--- flow/config.mk ---
export PLATFORM = sky130hd
export DESIGN_NAME = cordic
export DESIGN_NICKNAME = cordic
export VERILOG_FILES = /design/flow/design.v
export SDC_FILE = /design/flow/constraint.sdc
export NUM_CORES = 4
export LEC_CHECK = 0
export CAP_MARGIN = 25
export CELL_PAD_IN_SITES_DETAIL_PLACEMENT = 0
export CORE_ASPECT_RATIO = 0.89
export CORE_MARGIN = 2
export CORE_UTILIZATION = 72
export CTS_CLUSTER_SIZE = 86
export HOLD_SLACK_MARGIN = -0.08
export MAX_ROUTING_LAYER = met4
export PLACE_DENSITY_LB_ADDON = 0.27
export SETUP_SLACK_MARGIN = 1.01
export SLEW_MARGIN = 20
export TNS_END_PERCENT = 75
--- flow/constraint.sdc ---
create_clock -name core_clock -period 6.33 [get_ports {clk}]
set_input_delay 1.2660 -clock core_clock [delete_from_list [all_inputs] [get_ports {clk}]]
set_output_delay 1.2660 -clock core_clock [all_outputs]
set_load 0.01 [all_outputs]
--- flow/design.v ---
module cordic #(parameter WIDTH = 32, ITER = 16)(
    input clk,
    input rst,
    input start,
    input mode,  
    input signed [WIDTH-1:0] x_in,
    input signed [WIDTH-1:0] y_in,
    input signed [WIDTH-1:0] z_in,
    output reg signed [WIDTH-1:0] x_out,
    output reg signed [WIDTH-1:0] y_out,
    output reg signed [WIDTH-1:0] z_out,
    output reg done
);
    localparam signed [WIDTH-1:0] K = 32'sd19898;   
    localparam IDLE = 2'd0, PROCESS = 2'd1, DONE = 2'd2;
    reg signed [WIDTH-1:0] x, y, z;
    reg [4:0] i;
    reg [1:0] state;
    reg mode_r;  
    function signed [WIDTH-1:0] atan_table;
        input [3:0] idx;
        case (idx)
            4'd0:  atan_table = 32'sd25736;
            4'd1:  atan_table = 32'sd15192;
            4'd2:  atan_table = 32'sd8027;
            4'd3:  atan_table = 32'sd4074;
            4'd4:  atan_table = 32'sd2045;
            4'd5:  atan_table = 32'sd1023;
            4'd6:  atan_table = 32'sd511;
            4'd7:  atan_table = 32'sd256;
            4'd8:  atan_table = 32'sd128;
            4'd9:  atan_table = 32'sd64;
            4'd10: atan_table = 32'sd32;
            4'd11: atan_table = 32'sd16;
            4'd12: atan_table = 32'sd8;
            4'd13: atan_table = 32'sd4;
            4'd14: atan_table = 32'sd2;
            default: atan_table = 32'sd1;
        endcase
    endfunction
    always @(posedge clk or posedge rst) begin
        if (rst) begin
            state <= IDLE;
            done <= 0;
            x <= 0; y <= 0; z <= 0;
            x_out <= 0; y_out <= 0; z_out <= 0;
            i <= 0;
            mode_r <= 0;
        end 
        else begin
            case (state)
                IDLE: begin
                    done <= 0;
                    if (start) begin
                        x <= mode ? x_in : K;
                        y <= mode ? y_in : 0;
                        z <= mode ? 0 : z_in;
                        mode_r <= mode;
                        i <= 0;
                        state <= PROCESS;
                    end
                end
                PROCESS: begin
                    if (i < ITER) begin
                        if ((mode_r == 0 && z >= 0) || (mode_r == 1 && y < 0)) begin
                            x <= x - (y >>> i);
                            y <= y + (x >>> i);
                            z <= z - atan_table(i[3:0]);
                        end 
                        else begin
                            x <= x + (y >>> i);
                            y <= y - (x >>> i);
                            z <= z + atan_table(i[3:0]);
                        end
                        i <= i + 1;
                    end 
                    else begin
                        x_out <= x;
                        y_out <= y;
                        z_out <= z;
                        done <= 1;
                        state <= DONE;
                    end
                end
                DONE: begin
                    done <= 0;      
                    state <= IDLE;   
                end
            endcase
        end
    end
endmodule
--- flow/run.sh ---
#!/bin/bash
# the make line also repeats each setting of config.mk as NAME=value (left out here)
make -C /OpenROAD-flow-scripts/flow DESIGN_CONFIG=/design/flow/config.mk WORK_HOME=/design/flow/orfs CLKGATE_MAP_FILE= finish
==> report_table.html, run 1 <==
<!-- implementation run metrics -->
<table>
<tr><th>Metric</th><th>Value</th></tr>
<tr><th colspan="2">Synth</th></tr>
<tr><td>Leading cell type by number of instances after synthesis</td><td>sky130_fd_sc_hd__nor2_1</td></tr>
<tr><td>Yosys adder share</td><td>0.0775</td></tr>
<tr><td>Yosys-reported design area after synthesis</td><td>around 0.019 mm^2</td></tr>
<tr><td>Ys flop type</td><td>sky130_fd_sc_hd__dfrtp_1</td></tr>
<tr><td>Number of warning messages in the yosys log</td><td>1</td></tr>
<tr><td>Cell type with the largest total area after synthesis</td><td>sky130_fd_sc_hd__dfrtp_1</td></tr>
<tr><td>Cells in synth_stat.txt</td><td>2087</td></tr>
<tr><td>Netlist Area Pre-Place</td><td>between 0.015 and 0.02 mm^2</td></tr>
<tr><td>Count of flip-flops with a built-in enable after synthesis</td><td>0</td></tr>
<tr><td>Dominant non-sequential cell family after synthesis</td><td>AND-OR/OR-AND gates</td></tr>
<tr><td>Syn_nets</td><td>roughly 2300</td></tr>
<tr><td>Proportion of synthesized chip area in sequential cells</td><td>0.268</td></tr>
<tr><td>Cell count after synthesis</td><td>around 2100</td></tr>
<tr><td>Post-synth top cells</td><td>sky130_fd_sc_hd__nor2_1, sky130_fd_sc_hd__dfrtp_1, sky130_fd_sc_hd__nand2_1</td></tr>
<tr><td>Async set-or-reset flop fraction in the synthesized netlist</td><td>1.00</td></tr>
<tr><td>Area share of and-or/or-and cells after synthesis</td><td>0.217</td></tr>
<tr><td>Post-synthesis mux area share</td><td>0.186</td></tr>
<tr><td>AND/OR/NAND/NOR Cells, Area Fraction</td><td>0.141</td></tr>
<tr><td>Area share of xor/xnor cells in the synthesized design</td><td>0.0687</td></tr>
<tr><td>Synth top area cells</td><td>sky130_fd_sc_hd__dfrtp_1, sky130_fd_sc_hd__ha_1, sky130_fd_sc_hd__mux2_2</td></tr>
<tr><td>Mean instance size in the synthesized netlist</td><td>between 9 and 10 um^2</td></tr>
<tr><td>Number of different library cells in the post-synthesis netlist</td><td>approximately 94</td></tr>
<tr><td>Flip-flop and latch count after synthesis</td><td>202</td></tr>
<tr><td>Share of Yosys cell area claimed by the top area cell type</td><td>0.267</td></tr>
<tr><th colspan="2">Placement</th></tr>
<tr><td>Worst-case setup slack after placement</td><td>-0.0995 ns</td></tr>
<tr><td>Number of I/O port buffers</td><td>between 150 and 200</td></tr>
<tr><td>Final estimated routing congestion in global placement</td><td>1.31</td></tr>
<tr><td>Half-perimeter wire length of the detailed placement result</td><td>46.3 mm</td></tr>
<tr><td>Total placed cells including tap cells</td><td>2571</td></tr>
<tr><th colspan="2">Die</th></tr>
<tr><td>Die Height</td><td>157 um</td></tr>
<tr><td>Floorplan Utilization</td><td>0.737</td></tr>
<tr><td>Number of top-level design ports</td><td>197</td></tr>
<tr><td>Die Span X</td><td>roughly 180 um</td></tr>
<tr><td>Chip footprint</td><td>between 0.02 and 0.03 mm^2</td></tr>
<tr><td>Cell Rows</td><td>roughly 55</td></tr>
<tr><td>Placeable core area</td><td>0.0256 mm^2</td></tr>
<tr><th colspan="2">Global route</th></tr>
<tr><td>Total routing resource utilization after global routing</td><td>0.910</td></tr>
<tr><td>Overflow left after global routing</td><td>between 500 and 600</td></tr>
<tr><th colspan="2">Clock tree</th></tr>
<tr><td>Clock tree sinks</td><td>roughly 200</td></tr>
<tr><td>Buffer depth of the longest clock path</td><td>3</td></tr>
<tr><td>Number of buffers added to fix hold violations after cts</td><td>0</td></tr>
<tr><td>Maximum level of the CTS H-tree</td><td>1</td></tr>
<tr><td>Clock buffer count from CTS</td><td>21</td></tr>
<tr><td>Cell at the root of the clock tree</td><td>sky130_fd_sc_hd__clkbuf_16</td></tr>
<tr><th colspan="2">Outcome</th></tr>
<tr><td>Outcome</td><td>did not finish</td></tr>
<tr><td>First error</td><td>[ERROR GRT-0232] Routing congestion too high. Check the congestion heatmap in the GUI.</td></tr>
<tr><td>Terminating stage of the flow</td><td>global routing</td></tr>
</table>
layer usage:
layer,track usage,overflow
met2,1.00,246
met4,0.905,134
met3,0.828,69
met5,-,-
met1,0.885,69
metrics by stage:
| stage | cell area, um^2 | setup TNS, ns |
|---|---|---|
| 3_3_place_gp | 21300 | 0 |
| 2_1_floorplan | 18900 | 0 |
| 3_5_place_dp | 21300 | -0.280 |
| 4_1_cts | 23200 | 0 |
repair_timing:
action	in CTS
endpoints found under the setup margin	60
resized	150
setup buffers	66
pin swaps	65
cloned	1
==> run 2, diff against run 1 <==
- CAP_MARGIN: 25 -> 20
- CELL_PAD_IN_SITES_DETAIL_PLACEMENT: 0 -> default
- CORE_ASPECT_RATIO: 0.89 -> default
- CORE_UTILIZATION: 72 -> 40
- CTS_CLUSTER_SIZE: 86 -> default
- HOLD_SLACK_MARGIN: -0.08 -> default
- MAX_ROUTING_LAYER: met4 -> default
- PLACE_DENSITY_LB_ADDON: 0.27 -> default
- SETUP_SLACK_MARGIN: 1.01 -> default
- TNS_END_PERCENT: 75 -> default
- clock period: 6.33 -> 7.0 ns (I/O delays scaled with it)
==> run 2 against run 1 <==
The run now finishes clean. Synthesized cell count unchanged. Die size up 78%. Synthesized area unchanged.
==> report_table.html, run 2 <==
<h2>Implementation results</h2>
<table>
<tr><th>Metric</th><th>Value</th></tr>
<tr><th colspan="2">Synth</th></tr>
<tr><td>Leading cell type by number of instances after synthesis</td><td>sky130_fd_sc_hd__nor2_1</td></tr>
<tr><td>Number of different library cells in the post-synthesis netlist</td><td>94 (unchanged)</td></tr>
<tr><td>Yosys-reported design area after synthesis</td><td>0.0189 mm^2 (unchanged)</td></tr>
<tr><td>Mean instance size in the synthesized netlist</td><td>9.04 um^2 (unchanged)</td></tr>
<tr><td>Synth top area cells</td><td>sky130_fd_sc_hd__dfrtp_1, sky130_fd_sc_hd__ha_1, sky130_fd_sc_hd__mux2_2</td></tr>
<tr><td>Area share of xor/xnor cells in the synthesized design</td><td>0.0687 (unchanged)</td></tr>
<tr><td>Dominant non-sequential cell family after synthesis</td><td>AND-OR/OR-AND gates</td></tr>
<tr><td>Netlist Area Pre-Place</td><td>0.0189 mm^2 (unchanged)</td></tr>
<tr><td>Post-synth top cells</td><td>sky130_fd_sc_hd__nor2_1, sky130_fd_sc_hd__dfrtp_1, sky130_fd_sc_hd__nand2_1</td></tr>
<tr><td>Yosys adder share</td><td>0.0775 (unchanged)</td></tr>
<tr><td>Ys flop type</td><td>sky130_fd_sc_hd__dfrtp_1</td></tr>
<tr><td>Cells in synth_stat.txt</td><td>2087 (unchanged)</td></tr>
<tr><td>Cell type with the largest total area after synthesis</td><td>sky130_fd_sc_hd__dfrtp_1</td></tr>
<tr><td>Syn_nets</td><td>2302 (unchanged)</td></tr>
<tr><td>Share of Yosys cell area claimed by the top area cell type</td><td>0.267 (unchanged)</td></tr>
<tr><td>Count of flip-flops with a built-in enable after synthesis</td><td>0 (unchanged)</td></tr>
<tr><td>Area share of and-or/or-and cells after synthesis</td><td>0.217 (unchanged)</td></tr>
<tr><td>Post-synthesis mux area share</td><td>0.186 (unchanged)</td></tr>
<tr><td>Cell count after synthesis</td><td>2087 (unchanged)</td></tr>
<tr><td>Async set-or-reset flop fraction in the synthesized netlist</td><td>1.00 (unchanged)</td></tr>
<tr><td>Flip-flop and latch count after synthesis</td><td>202 (unchanged)</td></tr>
<tr><td>Proportion of synthesized chip area in sequential cells</td><td>0.268 (unchanged)</td></tr>
<tr><td>AND/OR/NAND/NOR Cells, Area Fraction</td><td>0.141 (unchanged)</td></tr>
<tr><td>Number of warning messages in the yosys log</td><td>1 (unchanged)</td></tr>
<tr><th colspan="2">Final timing</th></tr>
<tr><td>Unrepaired setup endpoints after global routing</td><td>false</td></tr>
<tr><td>Final critical-path setup slack</td><td>0.483 ns</td></tr>
<tr><td>Final clock skew</td><td>0.0240 ns</td></tr>
<tr><td>Max-slew headroom</td><td>0.327</td></tr>
<tr><td>Actual transition at the worst max-transition pin</td><td>~1 ns</td></tr>
<tr><td>Worst hold-check slack</td><td>~0.49 ns</td></tr>
<tr><td>Final sum of negative setup slack</td><td>0 ns</td></tr>
<tr><td>Maximum clock frequency</td><td>153 MHz</td></tr>
<tr><td>Number of max-slew violations in the final report</td><td>0</td></tr>
<tr><td>Hold Vio Cnt, Final</td><td>0</td></tr>
<tr><td>Final setup violation count</td><td>0</td></tr>
<tr><td>Final critical-path share of the clock period</td><td>0.931</td></tr>
<tr><td>Period minus WS final</td><td>between 6 and 7 ns</td></tr>
<tr><th colspan="2">Global route</th></tr>
<tr><td>Total routing resource utilization after global routing</td><td>0.279</td></tr>
<tr><td>Wire length of the first global-routing pass</td><td>between 100 and 150 mm</td></tr>
<tr><td>Overflow left after global routing</td><td>0</td></tr>
<tr><td>Number of global-route vias before repair</td><td>17600</td></tr>
<tr><td>Antenna violations before repair</td><td>0</td></tr>
<tr><td>Largest net degree at the start of global routing</td><td>~120</td></tr>
<tr><th colspan="2">Critical path</th></tr>
<tr><td>Critical path's top delay family</td><td>AND-OR/OR-AND gates</td></tr>
<tr><td>CP startpoint kind</td><td>flip-flop</td></tr>
<tr><td>CP Capture Type</td><td>flip-flop</td></tr>
<tr><td>Delay contributed by the slowest stage of the critical path</td><td>0.70 ns</td></tr>
<tr><td>Slowest library cell on the worst path</td><td>sky130_fd_sc_hd__dfrtp_4</td></tr>
<tr><td>End of the worst register-to-register path</td><td>z[24]</td></tr>
<tr><td>Type of the worst setup path</td><td>flip-flop to flip-flop</td></tr>
<tr><td>Register-to-Register Path Depth</td><td>23</td></tr>
<tr><td>Critical path fanouts, max</td><td>26</td></tr>
<tr><td>Setup slack of the worst register-to-register path</td><td>about 0.48 ns</td></tr>
<tr><td>Stages on the worst setup path</td><td>23</td></tr>
<tr><td>Crit path launch</td><td>i[0]</td></tr>
<tr><td>Cell breakdown of the critical path</td><td>buf_12 -&gt; buf_4 -&gt; inv_1 -&gt; ha_1 -&gt; mux2_2 -&gt; a21oi_1 -&gt; ha_1 -&gt; nand2_1 -&gt; nor3b_1 -&gt; nand3_1 -&gt; o21ai_0 -&gt; xnor2_1 -&gt; ha_1 -&gt; a21o_1 -&gt; a21o_1 -&gt; a21oi_1 -&gt; a211o_1 -&gt; a31oi_1 -&gt; a31oi_1 -&gt; nor2_1 -&gt; or3_1 -&gt; a21oi_1 -&gt; a211oi_1</td></tr>
<tr><td>End point of the critical path</td><td>z[24]</td></tr>
<tr><td>Data required time of the critical path</td><td>7.42 ns</td></tr>
<tr><td>Start of the worst register-to-register path</td><td>i[0]</td></tr>
<tr><td>Crit path arrival time</td><td>around 6.9 ns</td></tr>
<tr><td>Critical path buffer and inverter count</td><td>3</td></tr>
<tr><th colspan="2">Routing</th></tr>
<tr><td>Detailed-route via count</td><td>roughly 18000</td></tr>
<tr><td>Mean routed wirelength per cell</td><td>between 20 and 25 um</td></tr>
<tr><td>Antenna diode count</td><td>0</td></tr>
<tr><td>Final wirelength</td><td>70.1 mm</td></tr>
<tr><td>Post-detailed-route via-to-cell ratio</td><td>between 6 and 7</td></tr>
<tr><td>DRC violations left</td><td>0</td></tr>
<tr><td>Total iterations of the first detailed-routing run</td><td>6</td></tr>
<tr><td>Routed Antenna Nets</td><td>0</td></tr>
<tr><td>DRC marker count from the first detailed-route iteration</td><td>about 1600</td></tr>
<tr><th colspan="2">Run</th></tr>
<tr><td>OpenROAD warning count</td><td>slightly above 40</td></tr>
<tr><td>Number of maximum-capacitance constraint violations</td><td>0</td></tr>
<tr><th colspan="2">Worst hold path</th></tr>
<tr><td>Hold Path Depth</td><td>2</td></tr>
<tr><td>Type of the worst min-delay path</td><td>flip-flop to flip-flop</td></tr>
<tr><td>Worst min-delay path startpoint</td><td>z_out[22]</td></tr>
<tr><td>Hold Crit Endpoint</td><td>z_out[22]</td></tr>
<tr><th colspan="2">Placement</th></tr>
<tr><td>Number of I/O port buffers</td><td>196 (unchanged)</td></tr>
<tr><td>Half-perimeter wire length of the detailed placement result</td><td>53.1 mm (+15%)</td></tr>
<tr><td>Post-place instance area</td><td>0.0215 mm^2 (+1.2%)</td></tr>
<tr><td>Worst-case setup slack after placement</td><td>0.206 ns (+0.305 ns)</td></tr>
<tr><td>Final estimated routing congestion in global placement</td><td>0.971 (-26%)</td></tr>
<tr><th colspan="2">Die</th></tr>
<tr><td>Chip footprint</td><td>0.0489 mm^2 (+78%)</td></tr>
<tr><td>Die Height</td><td>221 um (+41%)</td></tr>
<tr><td>Floorplan Utilization</td><td>0.405 (-0.332)</td></tr>
<tr><td>Placeable core area</td><td>0.0466 mm^2 (+82%)</td></tr>
<tr><td>Die Span X</td><td>221 um (+26%)</td></tr>
<tr><td>Cell Rows</td><td>79 (+44%)</td></tr>
<tr><td>Number of top-level design ports</td><td>197 (unchanged)</td></tr>
<tr><th colspan="2">Final layout</th></tr>
<tr><td>Post-route cell area</td><td>0.0224 mm^2</td></tr>
<tr><td>Fillcell total</td><td>around 4400</td></tr>
<tr><td>Layout overhead on the synthesized area</td><td>18.7%</td></tr>
<tr><td>Fin nets</td><td>about 2500</td></tr>
<tr><th colspan="2">Clock tree</th></tr>
<tr><td>Maximum level of the CTS H-tree</td><td>1 (unchanged)</td></tr>
<tr><td>Post-CTS clock slew at the launch and capture registers of the worst setup and hold paths</td><td>roughly 0.070 ns</td></tr>
<tr><td>Clock buffer count from CTS</td><td>24 (+14%)</td></tr>
<tr><td>Cell at the root of the clock tree</td><td>sky130_fd_sc_hd__clkbuf_16</td></tr>
<tr><td>Later-pin clock latency in the skew report</td><td>about 0.57 ns</td></tr>
<tr><td>Clock tree sinks</td><td>202 (unchanged)</td></tr>
<tr><td>Number of buffers added to fix hold violations after cts</td><td>0 (unchanged)</td></tr>
<tr><td>Buffer depth of the longest clock path</td><td>3 (unchanged)</td></tr>
<tr><td>CTS tree</td><td>done</td></tr>
<tr><th colspan="2">Outcome</th></tr>
<tr><td>Outcome</td><td>finished clean</td></tr>
</table>
-- run 2: routing by layer --
metal  share of wire  GRT usage  up-vias
li1                -          -     8115
met1            0.44      0.386     8697
met2            0.46      0.454      712
met3           0.062     0.0348      102
met4           0.036     0.0935        0
met5               0          0        -
-- run 2: area by class of cell --
class / count / area (um^2) / area share
Timing Repair Buffer: 260 / 2520 / 0.112
Inverter: 43 / 169 / 0.00755
Tap cell: 607 / 759 / 0.0339
Clock inverter: 7 / 86.3 / 0.00386
Sequential cell: 202 / 5070 / 0.226
Clock buffer: 34 / 718 / 0.0321
Multi-Input combinational cell: 1710 / 13100 / 0.584
-- run 2: per-stage QoR --
| stage | instances | utilization |
|---|---|---|
| floorplan | 2087 | - |
| global placement | 2821 | 0.463 |
| detailed placement | 2821 | 0.463 |
| CTS | 2862 | 0.480 |
| global route | 2863 | 0.481 |
| finish | 2863 | 0.481 |
-- run 2: what timing repair did --
| item | CTS | global route |
|---|---|---|
| gates resized | 0 | 2 |
| setup endpoints to repair | 0 | 19 |
| setup buffers | 0 | 1 |
==> run 3, diff against run 2 <==
- CORE_UTILIZATION: 40 -> 72
- CTS_CLUSTER_SIZE: default -> 84
- PLACE_DENSITY_LB_ADDON: default -> 0.24
- SETUP_SLACK_MARGIN: default -> -0.42
- clock period: 7.0 -> 5.39 ns (I/O delays scaled with it)
==> run 3 against run 2 <==
The flow now stops in global routing. Synthesized area unchanged. Die size down 44%. Synthesized cell count unchanged.
==> report_table.html, run 3 <==
<!-- implementation run metrics -->
<table>
<tr><th>Metric</th><th>Value</th></tr>
<tr><th colspan="2">Outcome</th></tr>
<tr><td>Outcome</td><td>did not finish</td></tr>
<tr><td>Terminating stage of the flow</td><td>global routing</td></tr>
<tr><td>First error</td><td>[ERROR GRT-0116] Global routing finished with congestion. Check the congestion regions in the DRC Viewer.</td></tr>
<tr><th colspan="2">Synth</th></tr>
<tr><td>Area share of xor/xnor cells in the synthesized design</td><td>0.0687 (unchanged)</td></tr>
<tr><td>Syn_nets</td><td>2302 (unchanged)</td></tr>
<tr><td>Proportion of synthesized chip area in sequential cells</td><td>0.268 (unchanged)</td></tr>
<tr><td>Area share of and-or/or-and cells after synthesis</td><td>0.217 (unchanged)</td></tr>
<tr><td>Leading cell type by number of instances after synthesis</td><td>sky130_fd_sc_hd__nor2_1</td></tr>
<tr><td>Cells in synth_stat.txt</td><td>2087 (unchanged)</td></tr>
<tr><td>AND/OR/NAND/NOR Cells, Area Fraction</td><td>0.141 (unchanged)</td></tr>
<tr><td>Netlist Area Pre-Place</td><td>0.0189 mm^2 (unchanged)</td></tr>
<tr><td>Async set-or-reset flop fraction in the synthesized netlist</td><td>1.00 (unchanged)</td></tr>
<tr><td>Cell count after synthesis</td><td>2087 (unchanged)</td></tr>
<tr><td>Share of Yosys cell area claimed by the top area cell type</td><td>0.267 (unchanged)</td></tr>
<tr><td>Flip-flop and latch count after synthesis</td><td>202 (unchanged)</td></tr>
<tr><td>Dominant non-sequential cell family after synthesis</td><td>AND-OR/OR-AND gates</td></tr>
<tr><td>Count of flip-flops with a built-in enable after synthesis</td><td>0 (unchanged)</td></tr>
<tr><td>Post-synthesis mux area share</td><td>0.186 (unchanged)</td></tr>
<tr><td>Mean instance size in the synthesized netlist</td><td>9.04 um^2 (unchanged)</td></tr>
<tr><td>Yosys adder share</td><td>0.0775 (unchanged)</td></tr>
<tr><td>Cell type with the largest total area after synthesis</td><td>sky130_fd_sc_hd__dfrtp_1</td></tr>
<tr><td>Number of warning messages in the yosys log</td><td>1 (unchanged)</td></tr>
<tr><td>Ys flop type</td><td>sky130_fd_sc_hd__dfrtp_1</td></tr>
<tr><td>Yosys-reported design area after synthesis</td><td>0.0189 mm^2 (unchanged)</td></tr>
<tr><td>Synth top area cells</td><td>sky130_fd_sc_hd__dfrtp_1, sky130_fd_sc_hd__ha_1, sky130_fd_sc_hd__mux2_2</td></tr>
<tr><td>Post-synth top cells</td><td>sky130_fd_sc_hd__nor2_1, sky130_fd_sc_hd__dfrtp_1, sky130_fd_sc_hd__nand2_1</td></tr>
<tr><td>Number of different library cells in the post-synthesis netlist</td><td>94 (unchanged)</td></tr>
<tr><th colspan="2">Die</th></tr>
<tr><td>Chip footprint</td><td>0.0275 mm^2 (-44%)</td></tr>
<tr><td>Number of top-level design ports</td><td>197 (unchanged)</td></tr>
<tr><td>Die Height</td><td>166 um (-25%)</td></tr>
<tr><td>Die Span X</td><td>166 um (-25%)</td></tr>
<tr><td>Placeable core area</td><td>0.0259 mm^2 (-44%)</td></tr>
<tr><td>Cell Rows</td><td>59 (-25%)</td></tr>
<tr><td>Floorplan Utilization</td><td>0.728 (+0.323)</td></tr>
<tr><th colspan="2">Placement</th></tr>
<tr><td>Final estimated routing congestion in global placement</td><td>1.25 (+29%)</td></tr>
<tr><td>Number of I/O port buffers</td><td>196 (unchanged)</td></tr>
<tr><td>Half-perimeter wire length of the detailed placement result</td><td>54.9 mm (+3.4%)</td></tr>
<tr><th colspan="2">Clock tree</th></tr>
<tr><td>Clock buffer count from CTS</td><td>23 (-4.2%)</td></tr>
<tr><td>Number of buffers added to fix hold violations after cts</td><td>0 (unchanged)</td></tr>
<tr><td>Cell at the root of the clock tree</td><td>sky130_fd_sc_hd__clkbuf_16</td></tr>
<tr><td>Buffer depth of the longest clock path</td><td>3 (unchanged)</td></tr>
<tr><td>Clock tree sinks</td><td>202 (unchanged)</td></tr>
<tr><td>Maximum level of the CTS H-tree</td><td>1 (unchanged)</td></tr>
<tr><th colspan="2">Global route</th></tr>
<tr><td>Total routing resource utilization after global routing</td><td>0.779</td></tr>
<tr><td>Overflow left after global routing</td><td>around 170</td></tr>
</table>
## run 3: repair_timing
| action | 4_1_cts |
|---|---|
| gates resized | 21 |
| hold endpoints to repair | 0 |
| setup endpoints to repair | 31 |
| pin swaps | 7 |
| setup buffers | 13 |
## run 3: metrics by stage
step	setup WS, ns	std cells	setup TNS [ns]	cell area (um^2)
after detailed placement	-0.639	2823	-13.34	23300
after CTS	-0.426	2877	-9.71	24300
after floorplan	-0.391	2087	-3.22	18900
after global placement	-0.306	2823	-3.53	23300
## run 3: layer usage
| metal | track usage | GRT overflow |
|---|---|---|
| met3 | 0.624 | 8 |
| met5 | 0.330 | 0 |
| met2 | 0.944 | 93 |
| met1 | 0.779 | 2 |
| met4 | 0.774 | 67 |
==> run 4, diff against run 3 <==
- CAP_MARGIN: 20 -> 25
- CELL_PAD_IN_SITES_DETAIL_PLACEMENT: default -> 0
- CORE_ASPECT_RATIO: default -> 0.5
- CORE_UTILIZATION: 72 -> 63
- CTS_CLUSTER_SIZE: 84 -> default
- MAX_ROUTING_LAYER: default -> met5
- PLACE_DENSITY_LB_ADDON: 0.24 -> default
- SETUP_SLACK_MARGIN: -0.42 -> default
- TNS_END_PERCENT: default -> 5
- clock period: 5.39 -> 7.1 ns (I/O delays scaled with it)
==> run 4 against run 3 <==
Now clean on timing, DRC and antenna. Die size rose by 14%. Synthesized cell count is the same. Synthesized area is the same.
==> report_table.html, run 4 <==
<h2>Implementation results</h2>
<table>
<tr><th>Metric</th><th>Value</th></tr>
<tr><th colspan="2">Outcome</th></tr>
<tr><td>Outcome</td><td>finished clean</td></tr>
<tr><th colspan="2">Routing</th></tr>
<tr><td>Detailed-route via count</td><td>around 19000</td></tr>
<tr><td>Post-detailed-route via-to-cell ratio</td><td>approximately 7</td></tr>
<tr><td>Mean routed wirelength per cell</td><td>between 20 and 25 um</td></tr>
<tr><td>Total iterations of the first detailed-routing run</td><td>25</td></tr>
<tr><td>Final wirelength</td><td>64.9 mm</td></tr>
<tr><td>DRC marker count from the first detailed-route iteration</td><td>~2200</td></tr>
<tr><td>DRC violations left</td><td>0</td></tr>
<tr><td>Routed Antenna Nets</td><td>0</td></tr>
<tr><th colspan="2">Critical path</th></tr>
<tr><td>CP startpoint kind</td><td>flip-flop</td></tr>
<tr><td>End point of the critical path</td><td>y[30]</td></tr>
<tr><td>Cell breakdown of the critical path</td><td>buf_4 -&gt; nor2b_1 -&gt; a22oi_1 -&gt; o211ai_1 -&gt; nand2_1 -&gt; or4_4 -&gt; nor3_1 -&gt; nor2_1 -&gt; xor2_1 -&gt; ha_1 -&gt; nand3_1 -&gt; o31ai_1 -&gt; nor4b_1 -&gt; o21ai_0 -&gt; nand2_1 -&gt; a31oi_1 -&gt; o311ai_0 -&gt; xnor2_1 -&gt; a221oi_1</td></tr>
<tr><td>Crit path arrival time</td><td>between 7 and 8 ns</td></tr>
<tr><td>End of the worst register-to-register path</td><td>y[30]</td></tr>
<tr><td>Delay contributed by the slowest stage of the critical path</td><td>0.78 ns</td></tr>
<tr><td>Critical path buffer and inverter count</td><td>1</td></tr>
<tr><td>Type of the worst setup path</td><td>flip-flop to flip-flop</td></tr>
<tr><td>Crit path launch</td><td>i[3]</td></tr>
<tr><td>Setup slack of the worst register-to-register path</td><td>around 0.4 ns</td></tr>
<tr><td>CP Capture Type</td><td>flip-flop</td></tr>
<tr><td>Slowest library cell on the worst path</td><td>sky130_fd_sc_hd__dfrtp_2</td></tr>
<tr><td>Start of the worst register-to-register path</td><td>i[3]</td></tr>
<tr><td>Critical path's top delay family</td><td>AND-OR/OR-AND gates</td></tr>
<tr><td>Critical path fanouts, max</td><td>33</td></tr>
<tr><td>Register-to-Register Path Depth</td><td>19</td></tr>
<tr><td>Cell mode on critical path</td><td>sky130_fd_sc_hd__nand2_1</td></tr>
<tr><td>Stages on the worst setup path</td><td>19</td></tr>
<tr><td>Data required time of the critical path</td><td>between 7 and 8 ns</td></tr>
<tr><th colspan="2">Synth</th></tr>
<tr><td>Proportion of synthesized chip area in sequential cells</td><td>0.268 (unchanged)</td></tr>
<tr><td>Netlist Area Pre-Place</td><td>0.0189 mm^2 (unchanged)</td></tr>
<tr><td>Number of warning messages in the yosys log</td><td>1 (unchanged)</td></tr>
<tr><td>Share of Yosys cell area claimed by the top area cell type</td><td>0.267 (unchanged)</td></tr>
<tr><td>Post-synth top cells</td><td>sky130_fd_sc_hd__nor2_1, sky130_fd_sc_hd__dfrtp_1, sky130_fd_sc_hd__nand2_1</td></tr>
<tr><td>Synth top area cells</td><td>sky130_fd_sc_hd__dfrtp_1, sky130_fd_sc_hd__ha_1, sky130_fd_sc_hd__mux2_2</td></tr>
<tr><td>Area share of and-or/or-and cells after synthesis</td><td>0.217 (unchanged)</td></tr>
<tr><td>Count of flip-flops with a built-in enable after synthesis</td><td>0 (unchanged)</td></tr>
<tr><td>Dominant non-sequential cell family after synthesis</td><td>AND-OR/OR-AND gates</td></tr>
<tr><td>Number of different library cells in the post-synthesis netlist</td><td>94 (unchanged)</td></tr>
<tr><td>Cells in synth_stat.txt</td><td>2087 (unchanged)</td></tr>
<tr><td>Ys flop type</td><td>sky130_fd_sc_hd__dfrtp_1</td></tr>
<tr><td>Cell type with the largest total area after synthesis</td><td>sky130_fd_sc_hd__dfrtp_1</td></tr>
<tr><td>Flip-flop and latch count after synthesis</td><td>202 (unchanged)</td></tr>
<tr><td>Yosys-reported design area after synthesis</td><td>0.0189 mm^2 (unchanged)</td></tr>
<tr><td>Mean instance size in the synthesized netlist</td><td>9.04 um^2 (unchanged)</td></tr>
<tr><td>Cell count after synthesis</td><td>2087 (unchanged)</td></tr>
<tr><td>Yosys adder share</td><td>0.0775 (unchanged)</td></tr>
<tr><td>Area share of xor/xnor cells in the synthesized design</td><td>0.0687 (unchanged)</td></tr>
<tr><td>Syn_nets</td><td>2302 (unchanged)</td></tr>
<tr><td>Post-synthesis mux area share</td><td>0.186 (unchanged)</td></tr>
<tr><td>AND/OR/NAND/NOR Cells, Area Fraction</td><td>0.141 (unchanged)</td></tr>
<tr><td>Async set-or-reset flop fraction in the synthesized netlist</td><td>1.00 (unchanged)</td></tr>
<tr><td>Leading cell type by number of instances after synthesis</td><td>sky130_fd_sc_hd__nor2_1</td></tr>
<tr><th colspan="2">Global route</th></tr>
<tr><td>Overflow left after global routing</td><td>0</td></tr>
<tr><td>Largest net degree at the start of global routing</td><td>between 100 and 150</td></tr>
<tr><td>Wire length of the first global-routing pass</td><td>approximately 100 mm</td></tr>
<tr><td>Number of global-route vias before repair</td><td>~17000</td></tr>
<tr><td>Antenna violations before repair</td><td>0</td></tr>
<tr><td>Total routing resource utilization after global routing</td><td>0.409</td></tr>
<tr><th colspan="2">Clock tree</th></tr>
<tr><td>Quantity of gates resized following cts</td><td>0 (-100%)</td></tr>
<tr><td>Maximum level of the CTS H-tree</td><td>1 (unchanged)</td></tr>
<tr><td>Number of buffers added to fix hold violations after cts</td><td>0 (unchanged)</td></tr>
<tr><td>Clock tree sinks</td><td>202 (unchanged)</td></tr>
<tr><td>CTS tree</td><td>done</td></tr>
<tr><td>Later-pin clock latency in the skew report</td><td>roughly 0.55 ns</td></tr>
<tr><td>Buffer depth of the longest clock path</td><td>3 (unchanged)</td></tr>
<tr><td>Post-CTS clock slew at the launch and capture registers of the worst setup and hold paths</td><td>around 0.070 ns</td></tr>
<tr><td>Clock buffer count from CTS</td><td>20 (-13%)</td></tr>
<tr><td>Cell at the root of the clock tree</td><td>sky130_fd_sc_hd__clkbuf_16</td></tr>
<tr><th colspan="2">Die</th></tr>
<tr><td>Placeable core area</td><td>0.0292 mm^2 (+13%)</td></tr>
<tr><td>Floorplan Utilization</td><td>0.645 (-0.0827)</td></tr>
<tr><td>Die Span X</td><td>249 um (+50%)</td></tr>
<tr><td>Chip footprint</td><td>0.0314 mm^2 (+14%)</td></tr>
<tr><td>Cell Rows</td><td>44 (-25%)</td></tr>
<tr><td>Die Height</td><td>126 um (-24%)</td></tr>
<tr><td>Number of top-level design ports</td><td>197 (unchanged)</td></tr>
<tr><th colspan="2">Final timing</th></tr>
<tr><td>Maximum clock frequency</td><td>approximately 150 MHz</td></tr>
<tr><td>Final sum of negative setup slack</td><td>0 ns</td></tr>
<tr><td>Period minus WS final</td><td>between 6 and 7 ns</td></tr>
<tr><td>Actual transition at the worst max-transition pin</td><td>roughly 1 ns</td></tr>
<tr><td>Unrepaired setup endpoints after global routing</td><td>false</td></tr>
<tr><td>Worst hold-check slack</td><td>between 0.4 and 0.5 ns</td></tr>
<tr><td>Final setup violation count</td><td>0</td></tr>
<tr><td>Final critical-path share of the clock period</td><td>0.945</td></tr>
<tr><td>Final critical-path setup slack</td><td>approximately 0.39 ns</td></tr>
<tr><td>Max-slew headroom</td><td>0.333</td></tr>
<tr><td>Final clock skew</td><td>0.0258 ns</td></tr>
<tr><td>Number of max-slew violations in the final report</td><td>0</td></tr>
<tr><td>Hold Vio Cnt, Final</td><td>0</td></tr>
<tr><th colspan="2">Placement</th></tr>
<tr><td>Worst-case setup slack after placement</td><td>0.445 ns (+1.08 ns)</td></tr>
<tr><td>Final estimated routing congestion in global placement</td><td>1.07 (-14%)</td></tr>
<tr><td>Half-perimeter wire length of the detailed placement result</td><td>47.8 mm (-13%)</td></tr>
<tr><td>Number of I/O port buffers</td><td>196 (unchanged)</td></tr>
<tr><th colspan="2">Final layout</th></tr>
<tr><td>Layout overhead on the synthesized area</td><td>16.1%</td></tr>
<tr><td>Fin nets</td><td>between 2000 and 2500</td></tr>
<tr><th colspan="2">Worst hold path</th></tr>
<tr><td>Type of the worst min-delay path</td><td>flip-flop to flip-flop</td></tr>
<tr><td>Hold Crit Endpoint</td><td>state[0]</td></tr>
<tr><td>Worst min-delay path startpoint</td><td>state[1]</td></tr>
<tr><td>Hold Path Depth</td><td>1</td></tr>
<tr><th colspan="2">Run</th></tr>
<tr><td>OpenROAD warning count</td><td>around 47</td></tr>
<tr><td>Number of maximum-capacitance constraint violations</td><td>0</td></tr>
</table>
run 4: what timing repair did:
item                                   4_1_cts  5_1_grt
setup endpoints to repair                    0        2
endpoints found under the hold margin        0        0
buffers inserted                             0        1
run 4: layout make-up:
type | instances | area [um^2]
Inverter | 43 | 169
Timing Repair Buffer | 255 | 2430
Fill cell | 2137 | 7340
Clock buffer | 25 | 539
Multi-Input combinational cell | 1710 | 13100
Sequential cell | 202 | 5070
Antenna cell | 2 | 5.00
Tap cell | 391 | 489
Clock inverter | 11 | 133
run 4: stage by stage:
step / instance area, um^2 / util / cells
floorplan: 18900 / - / 2087
global placement: 21200 / 0.725 / 2600
detailed placement: 21200 / 0.725 / 2600
CTS: 21900 / 0.748 / 2636
global route: 21900 / 0.749 / 2637
finish: 21900 / 0.749 / 2639
run 4: layer usage:
metal | up-vias | part of all wire | global-route usage
met5 | - | 0 | 0
met4 | 0 | 0.038 | 0.130
met3 | 221 | 0.14 | 0.117
met2 | 1249 | 0.42 | 0.609
met1 | 8944 | 0.41 | 0.578
li1 | 8094 | - | -
==> run 5, diff against run 4 <==
- CAP_MARGIN: 25 -> 15
- CORE_ASPECT_RATIO: 0.5 -> default
- CORE_UTILIZATION: 63 -> 72
- CTS_CLUSTER_DIAMETER: default -> 165
- CTS_CLUSTER_SIZE: default -> 79
- PLACE_DENSITY_LB_ADDON: default -> 0.24
- clock period: 7.1 -> 5.08 ns (I/O delays scaled with it)
==> run 5 against run 4 <==
The run now fails in clock tree synthesis. Synthesized cell count unchanged. Die size down 12%. Synthesized area unchanged.
==> report_table.html, run 5 <==
<!-- implementation run metrics -->
<table>
<tr><th>Metric</th><th>Value</th></tr>
<tr><th colspan="2">Outcome</th></tr>
<tr><td>Outcome</td><td>did not finish</td></tr>
<tr><td>Terminating stage of the flow</td><td>clock tree synthesis</td></tr>
<tr><td>First error</td><td>[ERROR DPL-0038] Utilization greater than 100%, impossible to legalize</td></tr>
<tr><th colspan="2">Synth</th></tr>
<tr><td>Share of Yosys cell area claimed by the top area cell type</td><td>0.267 (unchanged)</td></tr>
<tr><td>Number of warning messages in the yosys log</td><td>1 (unchanged)</td></tr>
<tr><td>Netlist Area Pre-Place</td><td>0.0189 mm^2 (unchanged)</td></tr>
<tr><td>Syn_nets</td><td>2302 (unchanged)</td></tr>
<tr><td>Cell type with the largest total area after synthesis</td><td>sky130_fd_sc_hd__dfrtp_1</td></tr>
<tr><td>Cell count after synthesis</td><td>2087 (unchanged)</td></tr>
<tr><td>Post-synth top cells</td><td>sky130_fd_sc_hd__nor2_1, sky130_fd_sc_hd__dfrtp_1, sky130_fd_sc_hd__nand2_1</td></tr>
<tr><td>Async set-or-reset flop fraction in the synthesized netlist</td><td>1.00 (unchanged)</td></tr>
<tr><td>Count of flip-flops with a built-in enable after synthesis</td><td>0 (unchanged)</td></tr>
<tr><td>Dominant non-sequential cell family after synthesis</td><td>AND-OR/OR-AND gates</td></tr>
<tr><td>Area share of and-or/or-and cells after synthesis</td><td>0.217 (unchanged)</td></tr>
<tr><td>Synth top area cells</td><td>sky130_fd_sc_hd__dfrtp_1, sky130_fd_sc_hd__ha_1, sky130_fd_sc_hd__mux2_2</td></tr>
<tr><td>Area share of xor/xnor cells in the synthesized design</td><td>0.0687 (unchanged)</td></tr>
<tr><td>Yosys adder share</td><td>0.0775 (unchanged)</td></tr>
<tr><td>Proportion of synthesized chip area in sequential cells</td><td>0.268 (unchanged)</td></tr>
<tr><td>Yosys-reported design area after synthesis</td><td>0.0189 mm^2 (unchanged)</td></tr>
<tr><td>Mean instance size in the synthesized netlist</td><td>9.04 um^2 (unchanged)</td></tr>
<tr><td>Cells in synth_stat.txt</td><td>2087 (unchanged)</td></tr>
<tr><td>Leading cell type by number of instances after synthesis</td><td>sky130_fd_sc_hd__nor2_1</td></tr>
<tr><td>AND/OR/NAND/NOR Cells, Area Fraction</td><td>0.141 (unchanged)</td></tr>
<tr><td>Ys flop type</td><td>sky130_fd_sc_hd__dfrtp_1</td></tr>
<tr><td>Number of different library cells in the post-synthesis netlist</td><td>94 (unchanged)</td></tr>
<tr><td>Flip-flop and latch count after synthesis</td><td>202 (unchanged)</td></tr>
<tr><td>Post-synthesis mux area share</td><td>0.186 (unchanged)</td></tr>
<tr><th colspan="2">Die</th></tr>
<tr><td>Number of top-level design ports</td><td>197 (unchanged)</td></tr>
<tr><td>Chip footprint</td><td>0.0275 mm^2 (-12%)</td></tr>
<tr><td>Die Height</td><td>166 um (+31%)</td></tr>
<tr><td>Die Span X</td><td>166 um (-33%)</td></tr>
<tr><td>Floorplan Utilization</td><td>0.728 (+0.0827)</td></tr>
<tr><td>Placeable core area</td><td>0.0259 mm^2 (-11%)</td></tr>
<tr><td>Cell Rows</td><td>59 (+34%)</td></tr>
<tr><th colspan="2">Placement</th></tr>
<tr><td>Final estimated routing congestion in global placement</td><td>1.27 (+19%)</td></tr>
<tr><td>Half-perimeter wire length of the detailed placement result</td><td>65.3 mm (+37%)</td></tr>
<tr><td>Number of I/O port buffers</td><td>196 (unchanged)</td></tr>
</table>
## run 5: per-stage QoR
step | std cells | utilization | cell area, um^2 | setup slack, ns
detailed placement | 2993 | 0.948 | 24600 | -1.26
floorplan | 2087 | - | 18900 | -0.967
global placement | 2993 | 0.948 | 24600 | -0.684
==> run 6, diff against run 5 <==
- CAP_MARGIN: 15 -> 20
- CELL_PAD_IN_SITES_DETAIL_PLACEMENT: 0 -> default
- CORE_UTILIZATION: 72 -> 32
- CTS_CLUSTER_DIAMETER: 165 -> default
- CTS_CLUSTER_SIZE: 79 -> 16
- GPL_ROUTABILITY_DRIVEN: default -> 0
- GPL_TIMING_DRIVEN: default -> 1
- MAX_ROUTING_LAYER: met5 -> default
- PLACE_DENSITY_LB_ADDON: 0.24 -> 0.26
- SETUP_SLACK_MARGIN: default -> 1.03
- TNS_END_PERCENT: 5 -> 75
- clock period: 5.08 -> 4.18 ns (I/O delays scaled with it)
==> run 6 against run 5 <==
The layout now fails its checks (setup timing). Die size rose by 120%. Synthesized cell count did not move. Synthesized area did not move.
==> report_table.html, run 6 <==
<h2>Implementation results</h2>
<table>
<tr><th>Metric</th><th>Value</th></tr>
<tr><th colspan="2">Outcome</th></tr>
<tr><td>Outcome</td><td>finished with violations</td></tr>
<tr><td>Set of violated layout checks</td><td>setup timing</td></tr>
<tr><th colspan="2">Synth</th></tr>
<tr><td>AND/OR/NAND/NOR Cells, Area Fraction</td><td>0.141 (unchanged)</td></tr>
<tr><td>Proportion of synthesized chip area in sequential cells</td><td>0.268 (unchanged)</td></tr>
<tr><td>Mean instance size in the synthesized netlist</td><td>9.04 um^2 (unchanged)</td></tr>
<tr><td>Ys flop type</td><td>sky130_fd_sc_hd__dfrtp_1</td></tr>
<tr><td>Number of different library cells in the post-synthesis netlist</td><td>94 (unchanged)</td></tr>
<tr><td>Leading cell type by number of instances after synthesis</td><td>sky130_fd_sc_hd__nor2_1</td></tr>
<tr><td>Yosys adder share</td><td>0.0775 (unchanged)</td></tr>
<tr><td>Yosys-reported design area after synthesis</td><td>0.0189 mm^2 (unchanged)</td></tr>
<tr><td>Synth top area cells</td><td>sky130_fd_sc_hd__dfrtp_1, sky130_fd_sc_hd__ha_1, sky130_fd_sc_hd__mux2_2</td></tr>
<tr><td>Async set-or-reset flop fraction in the synthesized netlist</td><td>1.00 (unchanged)</td></tr>
<tr><td>Count of flip-flops with a built-in enable after synthesis</td><td>0 (unchanged)</td></tr>
<tr><td>Cell count after synthesis</td><td>2087 (unchanged)</td></tr>
<tr><td>Number of warning messages in the yosys log</td><td>1 (unchanged)</td></tr>
<tr><td>Dominant non-sequential cell family after synthesis</td><td>AND-OR/OR-AND gates</td></tr>
<tr><td>Cell type with the largest total area after synthesis</td><td>sky130_fd_sc_hd__dfrtp_1</td></tr>
<tr><td>Syn_nets</td><td>2302 (unchanged)</td></tr>
<tr><td>Flip-flop and latch count after synthesis</td><td>202 (unchanged)</td></tr>
<tr><td>Share of Yosys cell area claimed by the top area cell type</td><td>0.267 (unchanged)</td></tr>
<tr><td>Netlist Area Pre-Place</td><td>0.0189 mm^2 (unchanged)</td></tr>
<tr><td>Post-synthesis mux area share</td><td>0.186 (unchanged)</td></tr>
<tr><td>Post-synth top cells</td><td>sky130_fd_sc_hd__nor2_1, sky130_fd_sc_hd__dfrtp_1, sky130_fd_sc_hd__nand2_1</td></tr>
<tr><td>Cells in synth_stat.txt</td><td>2087 (unchanged)</td></tr>
<tr><td>Area share of xor/xnor cells in the synthesized design</td><td>0.0687 (unchanged)</td></tr>
<tr><td>Area share of and-or/or-and cells after synthesis</td><td>0.217 (unchanged)</td></tr>
<tr><th colspan="2">Global route</th></tr>
<tr><td>Total routing resource utilization after global routing</td><td>0.262</td></tr>
<tr><td>Antenna violations before repair</td><td>3</td></tr>
<tr><td>Number of global-route vias before repair</td><td>21500</td></tr>
<tr><td>Largest net degree at the start of global routing</td><td>about 83</td></tr>
<tr><td>Overflow left after global routing</td><td>0</td></tr>
<tr><td>Wire length of the first global-routing pass</td><td>~120 mm</td></tr>
<tr><th colspan="2">Critical path</th></tr>
<tr><td>Type of the worst setup path</td><td>flip-flop to flip-flop</td></tr>
<tr><td>End point of the critical path</td><td>y[31]</td></tr>
<tr><td>CP startpoint kind</td><td>flip-flop</td></tr>
<tr><td>Critical path's top delay family</td><td>AND-OR/OR-AND gates</td></tr>
<tr><td>Cell breakdown of the critical path</td><td>buf_12 -&gt; buf_12 -&gt; mux4_2 -&gt; a21oi_1 -&gt; a311oi_1 -&gt; nor3_2 -&gt; buf_4 -&gt; nand2_4 -&gt; or4_4 -&gt; nor3_4 -&gt; nor2_1 -&gt; xor2_1 -&gt; ha_1 -&gt; and4_4 -&gt; a221oi_4 -&gt; o31ai_4 -&gt; o31a_1 -&gt; a211oi_4 -&gt; a21oi_2 -&gt; a21oi_2 -&gt; o221ai_1 -&gt; a21oi_1 -&gt; xnor2_1 -&gt; o21ai_1</td></tr>
<tr><td>Slowest library cell on the worst path</td><td>sky130_fd_sc_hd__mux4_2</td></tr>
<tr><td>Crit path launch</td><td>i[0]</td></tr>
<tr><td>Delay contributed by the slowest stage of the critical path</td><td>~0.54 ns</td></tr>
<tr><td>CP Capture Type</td><td>flip-flop</td></tr>
<tr><td>Stages on the worst setup path</td><td>24</td></tr>
<tr><td>Setup slack of the worst register-to-register path</td><td>-1.43 ns</td></tr>
<tr><td>Crit path arrival time</td><td>roughly 6.1 ns</td></tr>
<tr><td>Critical path fanouts, max</td><td>7</td></tr>
<tr><td>Start of the worst register-to-register path</td><td>i[0]</td></tr>
<tr><td>End of the worst register-to-register path</td><td>y[31]</td></tr>
<tr><td>Critical path buffer and inverter count</td><td>3</td></tr>
<tr><td>Register-to-Register Path Depth</td><td>24</td></tr>
<tr><td>Data required time of the critical path</td><td>roughly 4.6 ns</td></tr>
<tr><th colspan="2">Clock tree</th></tr>
<tr><td>Clock tree sinks</td><td>roughly 200</td></tr>
<tr><td>Maximum level of the CTS H-tree</td><td>1</td></tr>
<tr><td>Clock buffer count from CTS</td><td>26</td></tr>
<tr><td>Number of buffers added to fix hold violations after cts</td><td>0</td></tr>
<tr><td>Post-CTS clock slew at the launch and capture registers of the worst setup and hold paths</td><td>roughly 0.06 ns</td></tr>
<tr><td>CTS tree</td><td>done</td></tr>
<tr><td>Cell at the root of the clock tree</td><td>sky130_fd_sc_hd__clkbuf_16</td></tr>
<tr><td>Later-pin clock latency in the skew report</td><td>0.58 ns</td></tr>
<tr><td>Buffer depth of the longest clock path</td><td>3</td></tr>
<tr><th colspan="2">Final layout</th></tr>
<tr><td>Sequential cell area in the final layout</td><td>about 0.0051 mm^2</td></tr>
<tr><td>Fin nets</td><td>between 3000 and 4000</td></tr>
<tr><td>Layout overhead on the synthesized area</td><td>63.0%</td></tr>
<tr><td>Post-route cell area</td><td>~0.031 mm^2</td></tr>
<tr><td>Post-route insts no fill</td><td>about 3700</td></tr>
<tr><td>Comb. cell area</td><td>~0.015 mm^2</td></tr>
<tr><td>Fillcell total</td><td>5085</td></tr>
<tr><th colspan="2">Routing</th></tr>
<tr><td>DRC marker count from the first detailed-route iteration</td><td>about 1800</td></tr>
<tr><td>Total iterations of the first detailed-routing run</td><td>19</td></tr>
<tr><td>Mean routed wirelength per cell</td><td>between 20 and 25 um</td></tr>
<tr><td>Detailed-route via count</td><td>21200</td></tr>
<tr><td>Routed Antenna Nets</td><td>0</td></tr>
<tr><td>Final wirelength</td><td>82.8 mm</td></tr>
<tr><td>Antenna diode count</td><td>0</td></tr>
<tr><td>DRC violations left</td><td>0</td></tr>
<tr><td>Post-detailed-route via-to-cell ratio</td><td>roughly 5.6</td></tr>
<tr><th colspan="2">Final timing</th></tr>
<tr><td>Max-slew headroom</td><td>0.375</td></tr>
<tr><td>Actual transition at the worst max-transition pin</td><td>about 0.93 ns</td></tr>
<tr><td>Number of max-slew violations in the final report</td><td>0</td></tr>
<tr><td>Final critical-path setup slack</td><td>-1.43 ns</td></tr>
<tr><td>Unrepaired setup endpoints after global routing</td><td>true</td></tr>
<tr><td>Final critical-path share of the clock period</td><td>1.34</td></tr>
<tr><td>Final clock skew</td><td>between 0.01 and 0.015 ns</td></tr>
<tr><td>Maximum clock frequency</td><td>around 180 MHz</td></tr>
<tr><td>Period minus WS final</td><td>5.61 ns</td></tr>
<tr><td>Final sum of negative setup slack</td><td>-61.70 ns</td></tr>
<tr><td>Hold Vio Cnt, Final</td><td>0</td></tr>
<tr><td>Final setup violation count</td><td>between 70 and 80</td></tr>
<tr><td>Worst hold-check slack</td><td>0.503 ns</td></tr>
<tr><th colspan="2">Run</th></tr>
<tr><td>Number of maximum-capacitance constraint violations</td><td>0</td></tr>
<tr><td>OpenROAD warning count</td><td>42</td></tr>
<tr><th colspan="2">Placement</th></tr>
<tr><td>Half-perimeter wire length of the detailed placement result</td><td>60.9 mm (-6.7%)</td></tr>
<tr><td>Number of I/O port buffers</td><td>196 (unchanged)</td></tr>
<tr><td>Total placed cells including tap cells</td><td>3567 (+19%)</td></tr>
<tr><td>Post-place instance area</td><td>0.0265 mm^2 (+7.8%)</td></tr>
<tr><td>Worst-case setup slack after placement</td><td>-1.55 ns (-0.288 ns)</td></tr>
<tr><th colspan="2">Worst hold path</th></tr>
<tr><td>Hold Path Depth</td><td>1</td></tr>
<tr><td>Worst min-delay path startpoint</td><td>y_out[13]</td></tr>
<tr><td>Type of the worst min-delay path</td><td>flip-flop to flip-flop</td></tr>
<tr><td>Hold Crit Endpoint</td><td>y_out[13]</td></tr>
<tr><th colspan="2">Die</th></tr>
<tr><td>Cell Rows</td><td>88 (+49%)</td></tr>
<tr><td>Chip footprint</td><td>0.0609 mm^2 (+120%)</td></tr>
<tr><td>Placeable core area</td><td>0.0580 mm^2 (+120%)</td></tr>
<tr><td>Floorplan Utilization</td><td>0.325 (-0.403)</td></tr>
<tr><td>Die Height</td><td>247 um (+49%)</td></tr>
<tr><td>Number of top-level design ports</td><td>197 (unchanged)</td></tr>
<tr><td>Die Span X</td><td>247 um (+49%)</td></tr>
</table>
[run 6: final cells by class]
type | count | area share
Multi-Input combinational cell | 1710 | 0.493
Timing Repair Buffer | 980 | 0.277
Sequential cell | 202 | 0.165
Tap cell | 765 | 0.0311
Clock buffer | 33 | 0.0236
Inverter | 43 | 0.00558
Clock inverter | 13 | 0.00525
[run 6: routing by layer]
metal,share of wire,GRT usage,up-vias
met3,0.080,0.0569,291
met1,0.39,0.318,10300
met2,0.48,0.451,999
met5,0.00043,0,-
met4,0.049,0.0992,6
li1,-,-,9549
[run 6: repair_timing]
item	in CTS	in global routing
setup buffers	83	44
pin swaps	228	153
setup endpoints to repair	93	93
resized	340	167
gates cloned	6	0
[run 6: metrics by stage]
step | utilization
CTS | 0.510
global placement | 0.456
detailed placement | 0.456
finish | 0.530
global route | 0.530
floorplan | -
==> run 7, diff against run 6 <==
- CAP_MARGIN: 20 -> 0
- CORE_UTILIZATION: 32 -> 72
- CTS_CLUSTER_DIAMETER: default -> 346
- CTS_CLUSTER_SIZE: 16 -> 95
- GPL_ROUTABILITY_DRIVEN: 0 -> default
- GPL_TIMING_DRIVEN: 1 -> default
- PLACE_DENSITY_LB_ADDON: 0.26 -> default
- SETUP_SLACK_MARGIN: 1.03 -> default
- TNS_END_PERCENT: 75 -> 5
- clock period: 4.18 -> 4.88 ns (I/O delays scaled with it)
==> run 7 against run 6 <==
The run now fails in clock tree synthesis. Synthesized area did not move. Synthesized cell count did not move. Die size down 55%.
==> report_table.html, run 7 <==
<!-- implementation run metrics -->
<table>
<tr><th>Metric</th><th>Value</th></tr>
<tr><th colspan="2">Synth</th></tr>
<tr><td>Netlist Area Pre-Place</td><td>0.0189 mm^2 (unchanged)</td></tr>
<tr><td>Async set-or-reset flop fraction in the synthesized netlist</td><td>1.00 (unchanged)</td></tr>
<tr><td>Flip-flop and latch count after synthesis</td><td>202 (unchanged)</td></tr>
<tr><td>Number of different library cells in the post-synthesis netlist</td><td>94 (unchanged)</td></tr>
<tr><td>Number of warning messages in the yosys log</td><td>1 (unchanged)</td></tr>
<tr><td>Share of Yosys cell area claimed by the top area cell type</td><td>0.267 (unchanged)</td></tr>
<tr><td>Ys flop type</td><td>sky130_fd_sc_hd__dfrtp_1</td></tr>
<tr><td>Area share of xor/xnor cells in the synthesized design</td><td>0.0687 (unchanged)</td></tr>
<tr><td>Yosys adder share</td><td>0.0775 (unchanged)</td></tr>
<tr><td>AND/OR/NAND/NOR Cells, Area Fraction</td><td>0.141 (unchanged)</td></tr>
<tr><td>Cells in synth_stat.txt</td><td>2087 (unchanged)</td></tr>
<tr><td>Cell count after synthesis</td><td>2087 (unchanged)</td></tr>
<tr><td>Post-synth top cells</td><td>sky130_fd_sc_hd__nor2_1, sky130_fd_sc_hd__dfrtp_1, sky130_fd_sc_hd__nand2_1</td></tr>
<tr><td>Yosys-reported design area after synthesis</td><td>0.0189 mm^2 (unchanged)</td></tr>
<tr><td>Count of flip-flops with a built-in enable after synthesis</td><td>0 (unchanged)</td></tr>
<tr><td>Syn_nets</td><td>2302 (unchanged)</td></tr>
<tr><td>Proportion of synthesized chip area in sequential cells</td><td>0.268 (unchanged)</td></tr>
<tr><td>Cell type with the largest total area after synthesis</td><td>sky130_fd_sc_hd__dfrtp_1</td></tr>
<tr><td>Area share of and-or/or-and cells after synthesis</td><td>0.217 (unchanged)</td></tr>
<tr><td>Dominant non-sequential cell family after synthesis</td><td>AND-OR/OR-AND gates</td></tr>
<tr><td>Mean instance size in the synthesized netlist</td><td>9.04 um^2 (unchanged)</td></tr>
<tr><td>Post-synthesis mux area share</td><td>0.186 (unchanged)</td></tr>
<tr><td>Leading cell type by number of instances after synthesis</td><td>sky130_fd_sc_hd__nor2_1</td></tr>
<tr><td>Synth top area cells</td><td>sky130_fd_sc_hd__dfrtp_1, sky130_fd_sc_hd__ha_1, sky130_fd_sc_hd__mux2_2</td></tr>
<tr><th colspan="2">Placement</th></tr>
<tr><td>Post-place instance area</td><td>0.0250 mm^2 (-5.6%)</td></tr>
<tr><td>Half-perimeter wire length of the detailed placement result</td><td>67.6 mm (+11%)</td></tr>
<tr><td>Worst-case setup slack after placement</td><td>-1.60 ns (-0.0540 ns)</td></tr>
<tr><td>Number of I/O port buffers</td><td>196 (unchanged)</td></tr>
<tr><td>Total placed cells including tap cells</td><td>3058 (-14%)</td></tr>
<tr><td>Final estimated routing congestion in global placement</td><td>1.20</td></tr>
<tr><th colspan="2">Die</th></tr>
<tr><td>Chip footprint</td><td>0.0275 mm^2 (-55%)</td></tr>
<tr><td>Placeable core area</td><td>0.0259 mm^2 (-55%)</td></tr>
<tr><td>Number of top-level design ports</td><td>197 (unchanged)</td></tr>
<tr><td>Cell Rows</td><td>59 (-33%)</td></tr>
<tr><td>Floorplan Utilization</td><td>0.728 (+0.403)</td></tr>
<tr><td>Die Height</td><td>166 um (-33%)</td></tr>
<tr><td>Die Span X</td><td>166 um (-33%)</td></tr>
<tr><th colspan="2">Outcome</th></tr>
<tr><td>Outcome</td><td>did not finish</td></tr>
<tr><td>Terminating stage of the flow</td><td>clock tree synthesis</td></tr>
<tr><td>First error</td><td>[ERROR DPL-0038] Utilization greater than 100%, impossible to legalize</td></tr>
</table>
==> run 7: through the flow <==
stage	setup TNS [ns]
2_1_floorplan	-25.01
3_3_place_gp	-28.54
3_5_place_dp	-59.58
==> run 8, diff against run 7 <==
- CAP_MARGIN: 0 -> 10
- CORE_UTILIZATION: 72 -> 25
- CTS_CLUSTER_DIAMETER: 346 -> default
- CTS_CLUSTER_SIZE: 95 -> 69
- MAX_ROUTING_LAYER: default -> met4
- MIN_ROUTING_LAYER: default -> met2
- PLACE_DENSITY_LB_ADDON: default -> 0.08
- SETUP_SLACK_MARGIN: default -> -0.32
- TNS_END_PERCENT: 5 -> default
- clock period: 4.88 -> 6.14 ns (I/O delays scaled with it)
==> run 8 against run 7 <==
The layout now fails its checks (setup timing). Synthesized area unchanged. Die size increased to 2.8 times the previous value. Synthesized cell count stayed put.
==> report_table.html, run 8 <==
<h2>Implementation results</h2>
<table>
<tr><th>Metric</th><th>Value</th></tr>
<tr><th colspan="2">Final layout</th></tr>
<tr><td>Fillcell total</td><td>just under 8000</td></tr>
<tr><th colspan="2">Synth</th></tr>
<tr><td>Netlist Area Pre-Place</td><td>0.0189 mm^2 (unchanged)</td></tr>
<tr><td>Post-synthesis mux area share</td><td>0.186 (unchanged)</td></tr>
<tr><td>Yosys adder share</td><td>0.0775 (unchanged)</td></tr>
<tr><td>Synth top area cells</td><td>sky130_fd_sc_hd__dfrtp_1, sky130_fd_sc_hd__ha_1, sky130_fd_sc_hd__mux2_2</td></tr>
<tr><td>Leading cell type by number of instances after synthesis</td><td>sky130_fd_sc_hd__nor2_1</td></tr>
<tr><td>Cell type with the largest total area after synthesis</td><td>sky130_fd_sc_hd__dfrtp_1</td></tr>
<tr><td>Mean instance size in the synthesized netlist</td><td>9.04 um^2 (unchanged)</td></tr>
<tr><td>Number of different library cells in the post-synthesis netlist</td><td>94 (unchanged)</td></tr>
<tr><td>Post-synth top cells</td><td>sky130_fd_sc_hd__nor2_1, sky130_fd_sc_hd__dfrtp_1, sky130_fd_sc_hd__nand2_1</td></tr>
<tr><td>Share of Yosys cell area claimed by the top area cell type</td><td>0.267 (unchanged)</td></tr>
<tr><td>Syn_nets</td><td>2302 (unchanged)</td></tr>
<tr><td>Flip-flop and latch count after synthesis</td><td>202 (unchanged)</td></tr>
<tr><td>Async set-or-reset flop fraction in the synthesized netlist</td><td>1.00 (unchanged)</td></tr>
<tr><td>Proportion of synthesized chip area in sequential cells</td><td>0.268 (unchanged)</td></tr>
<tr><td>Area share of and-or/or-and cells after synthesis</td><td>0.217 (unchanged)</td></tr>
<tr><td>Count of flip-flops with a built-in enable after synthesis</td><td>0 (unchanged)</td></tr>
<tr><td>Dominant non-sequential cell family after synthesis</td><td>AND-OR/OR-AND gates</td></tr>
<tr><td>Ys flop type</td><td>sky130_fd_sc_hd__dfrtp_1</td></tr>
<tr><td>Yosys-reported design area after synthesis</td><td>0.0189 mm^2 (unchanged)</td></tr>
<tr><td>Cell count after synthesis</td><td>2087 (unchanged)</td></tr>
<tr><td>Number of warning messages in the yosys log</td><td>1 (unchanged)</td></tr>
<tr><td>Cells in synth_stat.txt</td><td>2087 (unchanged)</td></tr>
<tr><td>Area share of xor/xnor cells in the synthesized design</td><td>0.0687 (unchanged)</td></tr>
<tr><td>AND/OR/NAND/NOR Cells, Area Fraction</td><td>0.141 (unchanged)</td></tr>
<tr><th colspan="2">Die</th></tr>
<tr><td>Cell Rows</td><td>100 (+69%)</td></tr>
<tr><td>Die Span X</td><td>279 um (+68%)</td></tr>
<tr><td>Die Height</td><td>279 um (+68%)</td></tr>
<tr><td>Placeable core area</td><td>0.0746 mm^2 (+190%)</td></tr>
<tr><td>Number of top-level design ports</td><td>197 (unchanged)</td></tr>
<tr><td>Floorplan Utilization</td><td>0.253 (-0.475)</td></tr>
<tr><td>Chip footprint</td><td>0.0776 mm^2 (+180%)</td></tr>
<tr><th colspan="2">Critical path</th></tr>
<tr><td>CP startpoint kind</td><td>flip-flop</td></tr>
<tr><td>Crit path launch</td><td>i[0]</td></tr>
<tr><td>Data required time of the critical path</td><td>6.57 ns</td></tr>
<tr><td>Delay contributed by the slowest stage of the critical path</td><td>between 0.5 and 0.6 ns</td></tr>
<tr><th colspan="2">Placement</th></tr>
<tr><td>Half-perimeter wire length of the detailed placement result</td><td>68.8 mm (+1.7%)</td></tr>
<tr><td>Number of I/O port buffers</td><td>196 (unchanged)</td></tr>
<tr><td>Final estimated routing congestion in global placement</td><td>1.00 (-17%)</td></tr>
<tr><th colspan="2">Final timing</th></tr>
<tr><td>Final clock skew</td><td>~0.029 ns</td></tr>
<tr><td>Final setup violation count</td><td>1</td></tr>
<tr><td>Number of max-slew violations in the final report</td><td>0</td></tr>
<tr><td>Worst hold-check slack</td><td>approximately 0.48 ns</td></tr>
<tr><td>Final critical-path share of the clock period</td><td>1.00</td></tr>
<tr><td>Final critical-path setup slack</td><td>-0.000712 ns</td></tr>
<tr><th colspan="2">Outcome</th></tr>
<tr><td>Set of violated layout checks</td><td>setup timing</td></tr>
<tr><td>Outcome</td><td>finished with violations</td></tr>
</table>
run 8: layer usage:
metal | GRT usage | up-vias | share of wire
met2 | 0.418 | 7682 | 0.52
li1 | - | 8473 | -
met3 | 0.473 | 565 | 0.43
met4 | 0.0405 | 0 | 0.055
met1 | - | 8841 | 0
met5 | - | - | 0
run 8: final cells by class:
class / count / area, um^2 / area share
Clock buffer: 37 / 753 / 0.0305
Inverter: 43 / 165 / 0.00670
Tap cell: 969 / 1210 / 0.0492
Antenna cell: 30 / 75.1 / 0.00304
Sequential cell: 202 / 5070 / 0.206
Multi-Input combinational cell: 1710 / 13100 / 0.532
Clock inverter: 13 / 179 / 0.00726
Timing Repair Buffer: 460 / 4090 / 0.166
run 8: timing repair:
item	in CTS	in global routing
endpoints found under the setup margin	0	19
hold endpoints to repair	0	0
buffers inserted	0	4
gates resized	0	12
hold buffers	0	0
run 8: metrics by stage:
stage               cell area (um^2)  setup slack, ns  instances
finish                         24700        -0.000712       3464
global route                   24600           -0.326       3460
CTS                            24500           -0.217       3430
detailed placement             23500           -0.176       3380
global placement               23500           -0.221       3380
floorplan                      18900           0.0927       2087
